==> inputs of run a <==
==> flow/design.v <==
`timescale 1ns/1ps
module fir(
	input			clk_100k,
	input			rst_n,
	input 	signed [8:0]	samp_in,
	output 	signed [8:0]	fir_out	
);
wire	signed [15:0]	b[0:20];
reg	signed [8:0]	samp[0:20]; 
wire signed [24:0]	mult[0:20];
wire signed [33:0]	sum;
assign b[0] = 16'h0312;
assign b[1] = 16'h03F8;
assign b[2] = 16'h0694;
assign b[3] = 16'h0AAD;
assign b[4] = 16'h0FE6;
assign b[5] = 16'h15BC;
assign b[6] = 16'h1B9F;
assign b[7] = 16'h20F9;
assign b[8] = 16'h2539;
assign b[9] = 16'h27F6;
assign b[10] = 16'h28E9;
assign b[11] = 16'h27F6;
assign b[12] = 16'h2539;
assign b[13] = 16'h20F9;
assign b[14] = 16'h1B9F;
assign b[15] = 16'h15BC;
assign b[16] = 16'h0FE6;
assign b[17] = 16'h0AAD;
assign b[18] = 16'h0694;
assign b[19] = 16'h03F8;
assign b[20] = 16'h0312;
integer i;
always @(posedge clk_100k or negedge rst_n) begin
	if(!rst_n) begin
		for(i=20;i>=0;i=i-1)begin
			samp[i] <= 0;
		end
	end
	else begin  
		for(i=20;i>0;i=i-1)begin
			samp[i] <= samp[i-1];
		end
		samp[0] <= samp_in;
	end
end
genvar j;
for(j=0;j<=20;j=j+1)begin
	assign mult[j] = $signed(samp[j])*$signed(b[j]);
end
assign sum = mult[0]+mult[1]+mult[2]+mult[3]+mult[4]+mult[5]+mult[6]+mult[7]+mult[8]+mult[9]+mult[10]+mult[11]+mult[12]+mult[13]+mult[14]+mult[15]+mult[16]+mult[17]+mult[18]+mult[19]+mult[20];
assign fir_out = sum[24:16];
endmodule
==> flow/run.sh <==
#!/bin/bash
# the make line also repeats each setting of config.mk as NAME=value (left out here)
make -C /OpenROAD-flow-scripts/flow DESIGN_CONFIG=/design/flow/config.mk WORK_HOME=/design/flow/orfs CLKGATE_MAP_FILE= finish
==> flow/config.mk <==
export PLATFORM = sky130hd
export DESIGN_NAME = fir
export DESIGN_NICKNAME = fir
export VERILOG_FILES = /design/flow/design.v
export SDC_FILE = /design/flow/constraint.sdc
export NUM_CORES = 4
export LEC_CHECK = 0
export CAP_MARGIN = 20
export CELL_PAD_IN_SITES_GLOBAL_PLACEMENT = 1
export CORE_ASPECT_RATIO = 0.5
export CORE_MARGIN = 2
export CORE_UTILIZATION = 68
export CTS_CLUSTER_DIAMETER = 272
export CTS_CLUSTER_SIZE = 99
export GPL_ROUTABILITY_DRIVEN = 0
export MIN_ROUTING_LAYER = met1
export SLEW_MARGIN = 20
==> flow/constraint.sdc <==
create_clock -name core_clock -period 19.7 [get_ports {clk_100k}]
set_input_delay 3.9400 -clock core_clock [delete_from_list [all_inputs] [get_ports {clk_100k}]]
set_output_delay 3.9400 -clock core_clock [all_outputs]
set_load 0.01 [all_outputs]
==> run b (differences from run a) <==
Settings changed: CELL_PAD_IN_SITES_GLOBAL_PLACEMENT 1 to not set, CORE_ASPECT_RATIO 0.5 to not set, CORE_UTILIZATION 68 to 40, CTS_CLUSTER_DIAMETER 272 to 235, CTS_CLUSTER_SIZE 99 to not set, MAX_ROUTING_LAYER set to met4, MIN_ROUTING_LAYER met1 to not set.
==> flow/constraint.sdc (replaced) <==
create_clock -name core_clock -period 16.0 [get_ports {clk_100k}]
set_input_delay 3.2000 -clock core_clock [delete_from_list [all_inputs] [get_ports {clk_100k}]]
set_output_delay 3.2000 -clock core_clock [all_outputs]
set_load 0.01 [all_outputs]
==> comparison table <==
item	run a	run b
Drt total wl	140700 um	136500 um
Number of global-route vias before repair	37665	36957
First-pass iteration count of the detailed router	5	7
Run status	finished clean	finished clean
Setup skew after layout	0.01847 ns	0.02081 ns
CP endpoint	fir_out[4]	fir_out[7]
Tightest Pin Transition	1.007 ns	0.8526 ns
Met2 Usage GRT	0.5434	0.3500
Register fraction of the total cell area	0.08486	0.08214
Routed len/inst	23.19 um	19.86 um
Number of antenna violations at the first check in global routing	8	7
Worst-case hold slack	0.4978 ns	0.4752 ns
Area of the multi-input gates	42930 um^2	43570 um^2
Worst R2R Setup Slack	18.57 ns	14.95 ns
Core area	77650 um^2	133300 um^2
Count of tool warnings	134	133
Largest net degree at the start of global routing	78	77
Clock latency reported for the late side of the worst-skew pair	0.56 ns	0.54 ns
Largest stage delay on the critical path	0.71 ns	0.67 ns
Hold worst-path end	samp[17][1]	samp[6][2]
Die width	401.2 um	370.2 um
Half-perimeter wire length after detailed placement	127500 um	123700 um

---

==> run E: inputs <==
RTL: the design.v shown in full above, as it stands there.
==> flow/config.mk <==
export PLATFORM = sky130hd
export DESIGN_NAME = fir
export DESIGN_NICKNAME = fir
export VERILOG_FILES = /design/flow/design.v
export SDC_FILE = /design/flow/constraint.sdc
export NUM_CORES = 4
export LEC_CHECK = 0
export ABC_AREA = 1
export CAP_MARGIN = 20
export CORE_MARGIN = 2
export CORE_UTILIZATION = 72
export MAX_ROUTING_LAYER = met4
export PLACE_DENSITY_LB_ADDON = 0.01
export SETUP_SLACK_MARGIN = 1.16
export SLEW_MARGIN = 20
==> flow/constraint.sdc <==
create_clock -name core_clock -period 4.5 [get_ports {clk_100k}]
set_input_delay 0.9000 -clock core_clock [delete_from_list [all_inputs] [get_ports {clk_100k}]]
set_output_delay 0.9000 -clock core_clock [all_outputs]
set_load 0.01 [all_outputs]
run.sh (not shown) runs the stock make flow with config.mk's settings and CLKGATE_MAP_FILE=.
==> inputs of run X, as changes to run E <==
Settings changed: ABC_AREA 1 to default, CORE_UTILIZATION 72 to 66, MAX_ROUTING_LAYER met4 to default, PLACE_DENSITY_LB_ADDON 0.01 to default, SETUP_SLACK_MARGIN 1.16 to 3.56.
==> flow/constraint.sdc (replaced) <==
create_clock -name core_clock -period 13.4 [get_ports {clk_100k}]
set_input_delay 2.6800 -clock core_clock [delete_from_list [all_inputs] [get_ports {clk_100k}]]
set_output_delay 2.6800 -clock core_clock [all_outputs]
set_load 0.01 [all_outputs]
==> notes <==
Run X ran to the end with violations: negative setup slack. Run E completed and failed the layout checks on negative setup slack. In run X the wire length is smaller than in run E, by 29%. Of run E and run X, run E has the higher cell count (gap 9.4%, measured against run X). In run E the worst hold slack is lower than in run X, by 84 ps. In run X the first-iteration DRC count is lower than in run E, by about 70%. Of run E and run X, run E has the higher synthesized cell count (gap 8.3%, measured against run X).
==> figures <==
Total of cells resized after clock tree synthesis: run X 115; run E 146
Tightest Pin Transition: run X 882 ps; run E 947 ps
Post-CTS repair timing setup buffer count: run X 22; run E 13
Placed instance count: run X 6741; run E 7360
Total global routing track utilization: run X 0.376; run E 0.544
Combinational gate count: run X 3204; run E 3445
RR Startpoint: run X samp[8][3]; run E samp[10][0]
WL per Instance: run X 21.6 um; run E 27.8 um
Run status: run X failed layout checks; run E failed layout checks
Violated checks: run X negative setup slack; run E negative setup slack

---

==> 01-07: inputs <==
Starts from the design.v that is shown in full above.
Settings: LEC_CHECK=0, ABC_AREA=1, CAP_MARGIN=15, CORE_MARGIN=2, CORE_UTILIZATION=72, CTS_CLUSTER_DIAMETER=396, SETUP_SLACK_MARGIN=1.1, SLEW_MARGIN=20; clock period 12.6 ns.
==> 06-24 (differences from 01-07) <==
--- a/flow/config.mk
+++ b/flow/config.mk
@@ -6,9 +6,9 @@
 export NUM_CORES = 4
 export LEC_CHECK = 0
-export ABC_AREA = 1
 export CAP_MARGIN = 15
 export CORE_MARGIN = 2
 export CORE_UTILIZATION = 72
-export CTS_CLUSTER_DIAMETER = 396
-export SETUP_SLACK_MARGIN = 1.1
+export CTS_CLUSTER_DIAMETER = 376
+export CTS_CLUSTER_SIZE = 98
+export PLACE_DENSITY = 0.4
 export SLEW_MARGIN = 20
==> flow/constraint.sdc (replaced) <==
create_clock -name core_clock -period 18.0 [get_ports {clk_100k}]
set_input_delay 3.6000 -clock core_clock [delete_from_list [all_inputs] [get_ports {clk_100k}]]
set_output_delay 3.6000 -clock core_clock [all_outputs]
set_load 0.01 [all_outputs]
==> changes_impl.md <==
### Changed

* Post-Synth XOR/XNOR Area at 0.0314
* Final Setup Violations at 9
* Post_cts resized at ~180
* Worst slew margin at 0.419
* DR vias at between 40000 and 50000
* Global-route wire length before repair at approximately 250000 um
* Die width at approximately 280 um
* Setup WS post-layout at -1.85 ns
* Min Tclk post-route at ~14 ns
* Run status: complete, but fails checks
* Critical path's slowest cell: fa_2
* Initial Util at 0.731
* Combinational gate count at 3445
* Violated Checks: negative setup slack
* WL met2 at 76000 um
That was 01-07.
==> changes_impl.md <==
### Changed

* Die width at approximately 280 um
* Worst slew margin at 0.413
* WL met2 at 62600 um
* Post-Synth XOR/XNOR Area at 0.0335
* Seq_cells at around 190
* DR top layer: met4
* Min Tclk post-route at about 18 ns
* Combinational gate count at about 3200
* Run status: no timing/DRC/antenna violations
* Initial Util at 0.724
* Post_cts resized at 0
* Global-route wire length before repair at 212000 um
* Post-synth top cells: inv_1 (1579), ha_1 (1175), fa_1 (1108)
* Async set-reset flop share out of synthesis at 1.00
* Root buf cell: clkbuf_16
* DR vias at ~34000
That was 06-24.

---

==> inputs of v9 <==
// fir: RTL as listed in full above, without the edits since
clock: 16.0 ns
lec_check: 0
cap_margin: 35
core_margin: 5
core_utilization: 62
cts_cluster_diameter: 248
cts_cluster_size: 99
place_density: 0.6
setup_slack_margin: 0.42
slew_margin: 20
==> inputs of v6, as changes to v9 <==
==> flow/config.mk (replaced) <==
export PLATFORM = sky130hd
export DESIGN_NAME = fir
export DESIGN_NICKNAME = fir
export VERILOG_FILES = /design/flow/design.v
export SDC_FILE = /design/flow/constraint.sdc
export NUM_CORES = 4
export LEC_CHECK = 0
export CAP_MARGIN = 20
export CORE_MARGIN = 2
export CORE_UTILIZATION = 40
export SLEW_MARGIN = 20
==> inputs of v5, as changes to v9 <==
==> flow/config.mk (replaced) <==
export PLATFORM = sky130hd
export DESIGN_NAME = fir
export DESIGN_NICKNAME = fir
export VERILOG_FILES = /design/flow/design.v
export SDC_FILE = /design/flow/constraint.sdc
export NUM_CORES = 4
export LEC_CHECK = 0
export CAP_MARGIN = 30
export CORE_MARGIN = 2
export CORE_UTILIZATION = 21
export GPL_TIMING_DRIVEN = 0
export MIN_ROUTING_LAYER = met2
export SETUP_SLACK_MARGIN = 2.64
export SLEW_MARGIN = 20
==> inputs of v7, as changes to v9 <==
==> flow/config.mk (replaced) <==
export PLATFORM = sky130hd
export DESIGN_NAME = fir
export DESIGN_NICKNAME = fir
export VERILOG_FILES = /design/flow/design.v
export SDC_FILE = /design/flow/constraint.sdc
export NUM_CORES = 4
export LEC_CHECK = 0
export ABC_AREA = 1
export CAP_MARGIN = 0
export CORE_MARGIN = 5
export CORE_UTILIZATION = 65
export CTS_CLUSTER_DIAMETER = 207
export CTS_CLUSTER_SIZE = 99
export HOLD_SLACK_MARGIN = 0.24
export PLACE_DENSITY = 0.6
export SETUP_SLACK_MARGIN = -0.5
export SLEW_MARGIN = 20
==> results.yml <==
# synthesis and place-and-route metrics
final_timing:
  setup_viol: 6
  fin_ws_ns: -0.222
run_status:
  status: "complete, but fails checks"
  so_faults: "negative setup slack"
finish:
  final_cells: 8496
(the above is from v5)
==> results.yml <==
# synthesis and place-and-route metrics
finish:
  final_cells: 6253
final_timing:
  fin_ws_ns: 0.465
  setup_viol: 0
run_status:
  status: "no timing/DRC/antenna violations"
detailed_routing:
  drc: 0
(the above is from v9)
==> results.yml <==
# synthesis and place-and-route metrics
final_timing:
  setup_viol: 0
  fin_ws_ns: 0.319
run_status:
  status: "no timing/DRC/antenna violations"
die:
  fp-utilization_pct: 40.2
  die_x_um: 370
synthesis:
  netlist.area_leader.share_pct: 41.4
  topCellsByArea: "fa_1 (41%), ha_1 (27%), inv_1 (11%)"
grt:
  busiest_layer: "met2"
finish:
  final_cells: 6878
detailed_routing:
  dr.pass1.iters: 5
(the above is from v6)
==> results.yml <==
# synthesis and place-and-route metrics
run_status:
  status: "complete, but fails checks"
  so_faults: "negative setup slack"
finish:
  final_cells: 6535
final_timing:
  setup_viol: 1
  fin_ws_ns: -0.0212
  final.setup.tns_ns: -0.0212
detailed_routing:
  drt-total-wl_um: 141000
(the above is from v7)
